==> run a <==
==> flow/design.v <==
module ALU(
    clk,
    rst_n,
    valid,
    ready,
    mode,
    in_A,
    in_B,
    out
);
    input         clk, rst_n;
    input         valid;
    input  [1:0]  mode;  
    output        ready;
    input  [31:0] in_A, in_B;
    output [63:0] out;
    parameter IDLE = 3'd0;
    parameter MUL  = 3'd1;
    parameter DIV  = 3'd2;
    parameter AND = 3'd3;
    parameter OR = 3'd4;
    parameter OUT  = 3'd5;
    reg  [ 2:0] state, state_nxt;
    reg  [ 4:0] counter, counter_nxt;
    reg  [63:0] shreg, shreg_nxt;
    reg  [31:0] alu_in, alu_in_nxt;
    reg  [32:0] alu_out;
    reg         ready;
    assign out = shreg;
    always @(*) begin
        if(state==OUT) ready = 1;
        else ready = 0;
    end
    always @(*) begin
        case(state)
            IDLE: begin
                if(!valid)                state_nxt = IDLE;
                else if(valid && mode==0) state_nxt = MUL;
                else if(valid && mode==1) state_nxt = DIV;
                else if(valid && mode==2) state_nxt = AND;
                else                      state_nxt = OR;
            end
            MUL : state_nxt = (counter==31) ? OUT : MUL;
            DIV : state_nxt = (counter==31) ? OUT : DIV;
            AND : state_nxt = OUT;
            OR  : state_nxt = OUT;
            OUT : state_nxt = IDLE;
            default : state_nxt = IDLE;
        endcase
    end
    always @(*) begin
        if(state==MUL && counter<31) begin
            counter_nxt = counter + 1;
        end
        else if(state==DIV && counter<31) begin
            counter_nxt = counter + 1;
        end
        else begin
            counter_nxt = 0;
        end
    end
    always @(*) begin
        case(state)
            IDLE: begin
                if (valid) begin
                    alu_in_nxt = in_B;
                end
                else begin
                    alu_in_nxt = 0;
                end
            end
            OUT : begin
                alu_in_nxt = 0;
            end
            default: begin
                alu_in_nxt = alu_in;
            end
        endcase
    end
    always @(*) begin
        case(state)
            IDLE: alu_out = 0;
            MUL : begin
                if(shreg[0]==1)
                    alu_out = alu_in + shreg[63:32];
                else
                    alu_out = shreg[63:32];
            end
            DIV : begin
                if(shreg[62:31]>=alu_in) begin
                    alu_out = shreg[62:31] - alu_in;
                end
                else begin 
                    alu_out = shreg[62:31];
                end
            end
            AND : alu_out = shreg[31:0] & alu_in;
            OR  : alu_out = shreg[31:0] | alu_in;
            OUT : alu_out = 0;
            default : alu_out = 0;
        endcase
    end
    always @(*) begin
        case(state)
            IDLE: begin
                if (valid) begin
                    shreg_nxt[31:0] = in_A;
                    shreg_nxt[63:32] = 32'b0;
                end
                else begin
                    shreg_nxt[31:0] = 0;
                    shreg_nxt[63:32] = 32'b0;
                end
            end
            MUL : begin
                shreg_nxt = {alu_out, shreg[31:1]};
            end
            DIV : begin
                shreg_nxt = {alu_out[31:0], shreg[30:0], (shreg[62:31]>=alu_in)};
            end
            AND : shreg_nxt = {31'b0, alu_out};
            OR  : shreg_nxt = {31'b0, alu_out};
            OUT :  
            shreg_nxt = shreg;
            default :  
            shreg_nxt = shreg;
        endcase
    end
    always @(posedge clk or negedge rst_n) begin
        if (!rst_n) begin
            state <= IDLE;
            counter <= 0;
            shreg <= 0;
            alu_in <= 0;
        end
        else begin
            state <= state_nxt;
            counter <= counter_nxt;
            shreg <= shreg_nxt;
            alu_in <= alu_in_nxt;
        end
    end
endmodule
==> flow/run.sh <==
#!/bin/bash
# the make line also repeats each setting of config.mk as NAME=value (left out here)
make -C /OpenROAD-flow-scripts/flow DESIGN_CONFIG=/design/flow/config.mk WORK_HOME=/design/flow/orfs CLKGATE_MAP_FILE= finish
==> flow/config.mk <==
export PLATFORM = sky130hd
export DESIGN_NAME = ALU
export DESIGN_NICKNAME = ALU
export VERILOG_FILES = /design/flow/design.v
export SDC_FILE = /design/flow/constraint.sdc
export NUM_CORES = 4
export LEC_CHECK = 0
export ABC_AREA = 1
export CAP_MARGIN = 20
export CORE_ASPECT_RATIO = 0.5
export CORE_MARGIN = 2
export CORE_UTILIZATION = 72
export CTS_CLUSTER_DIAMETER = 394
export CTS_CLUSTER_SIZE = 100
export HOLD_SLACK_MARGIN = 0.29
export SETUP_SLACK_MARGIN = -0.24
export SLEW_MARGIN = 20
==> flow/constraint.sdc <==
create_clock -name core_clock -period 3.48 [get_ports {clk}]
set_input_delay 0.6960 -clock core_clock [delete_from_list [all_inputs] [get_ports {clk}]]
set_output_delay 0.6960 -clock core_clock [all_outputs]
set_load 0.01 [all_outputs]
==> run b (differences from run a) <==
==> flow/config.mk (replaced) <==
export PLATFORM = sky130hd
export DESIGN_NAME = ALU
export DESIGN_NICKNAME = ALU
export VERILOG_FILES = /design/flow/design.v
export SDC_FILE = /design/flow/constraint.sdc
export NUM_CORES = 4
export LEC_CHECK = 0
export CAP_MARGIN = 20
export CORE_MARGIN = 2
export CORE_UTILIZATION = 40
export SLEW_MARGIN = 20
==> flow/constraint.sdc (replaced) <==
create_clock -name core_clock -period 4.05 [get_ports {clk}]
set_input_delay 0.8100 -clock core_clock [delete_from_list [all_inputs] [get_ports {clk}]]
set_output_delay 0.8100 -clock core_clock [all_outputs]
set_load 0.01 [all_outputs]
==> run c (differences from run a) <==
--- a/flow/config.mk
+++ b/flow/config.mk
@@ -14,4 +14,2 @@
 export CTS_CLUSTER_SIZE = 100
-export HOLD_SLACK_MARGIN = 0.29
-export SETUP_SLACK_MARGIN = -0.24
 export SLEW_MARGIN = 20
==> results <==
Run status: run b no timing/DRC/antenna violations; run c no timing/DRC/antenna violations; run a finished with violations
Layout check failures: run b -; run c -; run a setup timing
Final Total Pwr: run b 11,300 uW; run c 13,600 uW; run a 13,600 uW
Total wire length after detailed routing: run b 38,700 um; run c 47,200 um; run a 47,200 um
RR Endpoint: run b shreg[45]; run c shreg[31]; run a shreg[31]
Antenna violations before repair: run b 0; run c 1; run a 1
Initial DRT Pass Iterations: run b 8; run c 21; run a 33
Worst R2R Setup Slack: run b 400 ps; run c 170 ps; run a -70 ps
Power density over cell area: run b 934 mW/mm^2; run c 1040 mW/mm^2; run a 1030 mW/mm^2
Insertion Delay late pin: run b 370 ps; run c 380 ps; run a 390 ps
Well-Tap Cells: run b 324; run c 204; run a 204
CP max stage delay: run b 450 ps; run c 580 ps; run a 570 ps
Layout Cell Area excl Fill: run b 0.0121 mm^2; run c 0.0131 mm^2; run a 0.0131 mm^2
Number of buffers other than clock buffers in the final layout: run b 178; run c 159; run a 159
Number of failing setup endpoints in the final timing report: run b 0; run c 0; run a 13
Clock group share of total power: run b 0.090; run c 0.081; run a 0.082
Arithmetic-cell share of the synthesized area counting full adders, half adders and majority gates: run b 0.0880; run c 0.0762; run a 0.0762
Int Power: run b 5410 uW; run c 5610 uW; run a 5600 uW
Die H: run b 162 um; run c 92.8 um; run a 92.8 um
Total track usage: run b 0.295; run c 0.558; run a 0.558
Register share of total power: run b 0.196; run c 0.183; run a 0.184
Fin nets: run b 1,518; run c 2,069; run a 2,069
Post-layout worst setup margin: run b 400 ps; run c 165 ps; run a -72.9 ps
Critical path data arrival time: run b 3910 ps; run c 3640 ps; run a 3880 ps

* * *

==> sierra: inputs <==
// ALU: RTL as listed in full above, without the edits since
clock: 2.85 ns
lec_check: 0
cap_margin: 20
core_margin: 2
core_utilization: 67
cts_cluster_diameter: 32
hold_slack_margin: -0.1
setup_slack_margin: -0.27
slew_margin: 20
run.sh (not shown) runs the stock make flow with config.mk's settings and CLKGATE_MAP_FILE=.
==> harbor (differences from sierra) <==
- CORE_UTILIZATION: 67 -> 70
- CTS_CLUSTER_SIZE: default -> 37
- HOLD_SLACK_MARGIN: -0.1 -> default
- SETUP_SLACK_MARGIN: -0.27 -> default
==> flow/constraint.sdc (replaced) <==
create_clock -name core_clock -period 2.87 [get_ports {clk}]
set_input_delay 0.5740 -clock core_clock [delete_from_list [all_inputs] [get_ports {clk}]]
set_output_delay 0.5740 -clock core_clock [all_outputs]
set_load 0.01 [all_outputs]
==> willow (differences from sierra) <==
- CORE_UTILIZATION: 67 -> 57
- CTS_CLUSTER_DIAMETER: 32 -> 379
- CTS_CLUSTER_SIZE: default -> 100
- HOLD_SLACK_MARGIN: -0.1 -> default
- SETUP_SLACK_MARGIN: -0.27 -> default
==> flow/constraint.sdc (replaced) <==
create_clock -name core_clock -period 8.0 [get_ports {clk}]
set_input_delay 1.6000 -clock core_clock [delete_from_list [all_inputs] [get_ports {clk}]]
set_output_delay 1.6000 -clock core_clock [all_outputs]
set_load 0.01 [all_outputs]
==> results <==
- sierra never finished: it broke off in 5_1_grt, error DPL-0038. harbor failed in 4_1_cts. willow passed the timing, design-rule and antenna checks.
- In synthesized area, harbor and willow do not differ.
- Die area, highest first: willow, sierra, harbor.
- In synthesized cell count, willow and sierra do not differ.

* * *

==> quartz: inputs <==
RTL: the design.v shown in full above, as it stands there.
clock: 2.36 ns
lec_check: 0
cap_margin: 20
cell_pad_in_sites_detail_placement: 1
cell_pad_in_sites_global_placement: 3
core_margin: 10
core_utilization: 18
setup_slack_margin: 0.61
slew_margin: 20
==> inputs of amber, as changes to quartz <==
==> flow/config.mk (replaced) <==
export PLATFORM = sky130hd
export DESIGN_NAME = ALU
export DESIGN_NICKNAME = ALU
export VERILOG_FILES = /design/flow/design.v
export SDC_FILE = /design/flow/constraint.sdc
export NUM_CORES = 4
export LEC_CHECK = 0
export CAP_MARGIN = 0
export CELL_PAD_IN_SITES_DETAIL_PLACEMENT = 2
export CELL_PAD_IN_SITES_GLOBAL_PLACEMENT = 1
export CORE_MARGIN = 10
export CORE_UTILIZATION = 52
export CTS_CLUSTER_SIZE = 62
export MIN_ROUTING_LAYER = met2
export PLACE_DENSITY_LB_ADDON = 0.01
export SETUP_SLACK_MARGIN = 0.61
export SLEW_MARGIN = 20
==> inputs of yarrow, as changes to quartz <==
==> flow/config.mk (replaced) <==
export PLATFORM = sky130hd
export DESIGN_NAME = ALU
export DESIGN_NICKNAME = ALU
export VERILOG_FILES = /design/flow/design.v
export SDC_FILE = /design/flow/constraint.sdc
export NUM_CORES = 4
export LEC_CHECK = 0
export CAP_MARGIN = 20
export CORE_ASPECT_RATIO = 0.5
export CORE_MARGIN = 2
export CORE_UTILIZATION = 44
export SETUP_SLACK_MARGIN = 1.32
export SLEW_MARGIN = 20
==> flow/constraint.sdc (replaced) <==
create_clock -name core_clock -period 8.0 [get_ports {clk}]
set_input_delay 1.6000 -clock core_clock [delete_from_list [all_inputs] [get_ports {clk}]]
set_output_delay 1.6000 -clock core_clock [all_outputs]
set_load 0.01 [all_outputs]
==> results <==
metric	amber	yarrow	quartz
Number of fill cells in the layout	-	2110	6404
Worst setup path category	-	reg -> reg	reg -> reg
Fraction of area in clock buffers and inverters	-	0.0244	0.0189
Power per Cell Area	-	474 mW/mm^2	1810 mW/mm^2
Die Y-Extent	158 um	110 um	255 um
Ratio of final minimum period to clock period	-	0.525	1.37
Setup Slack @ Placement	-	4010 ps	-1230 ps
Placement row count	50	38	86
Comb power	-	3.96 mW	26.6 mW
Worst vdd rail ir drop	-	179 uV	567 uV
Result of the run	aborted with a tool error	finished clean	finished with violations
Stage where the flow stopped	detailed placement	-	-
Violated checks	-	-	setup timing
Maximum root-to-sink buffer count	-	2	2
Vias in the first global route	-	10200	13400
Final std cells w/o fill	-	1657	2491
Pwr top	-	combinational cells	combinational cells
DRC violation count after routing	-	0	0
Area growth from synthesis to final layout	-	18.2%	77.6%
Final std cell area, no fill	-	0.0118 mm^2	0.0177 mm^2
Clock root buffer	-	sky130_fd_sc_hd__clkbuf_16	sky130_fd_sc_hd__clkbuf_16
Total number of sequential cells	-	107	107
Wirelength, routed	-	38800 um	59800 um
Type of element capturing the critical path	-	flip-flop	flip-flop
Startpoint of the worst register-to-register path	-	shreg[32]$_DFFE_PN0P_	alu_in[0]$_DFFE_PN0P_
Cell depth of the worst flop-to-flop path	-	13	16
Routed length on met1	-	17000 um	27400 um
Slew @ Worst Pin	-	937 ps	579 ps
No activity file was given, so power comes from the tool's default toggle rates.
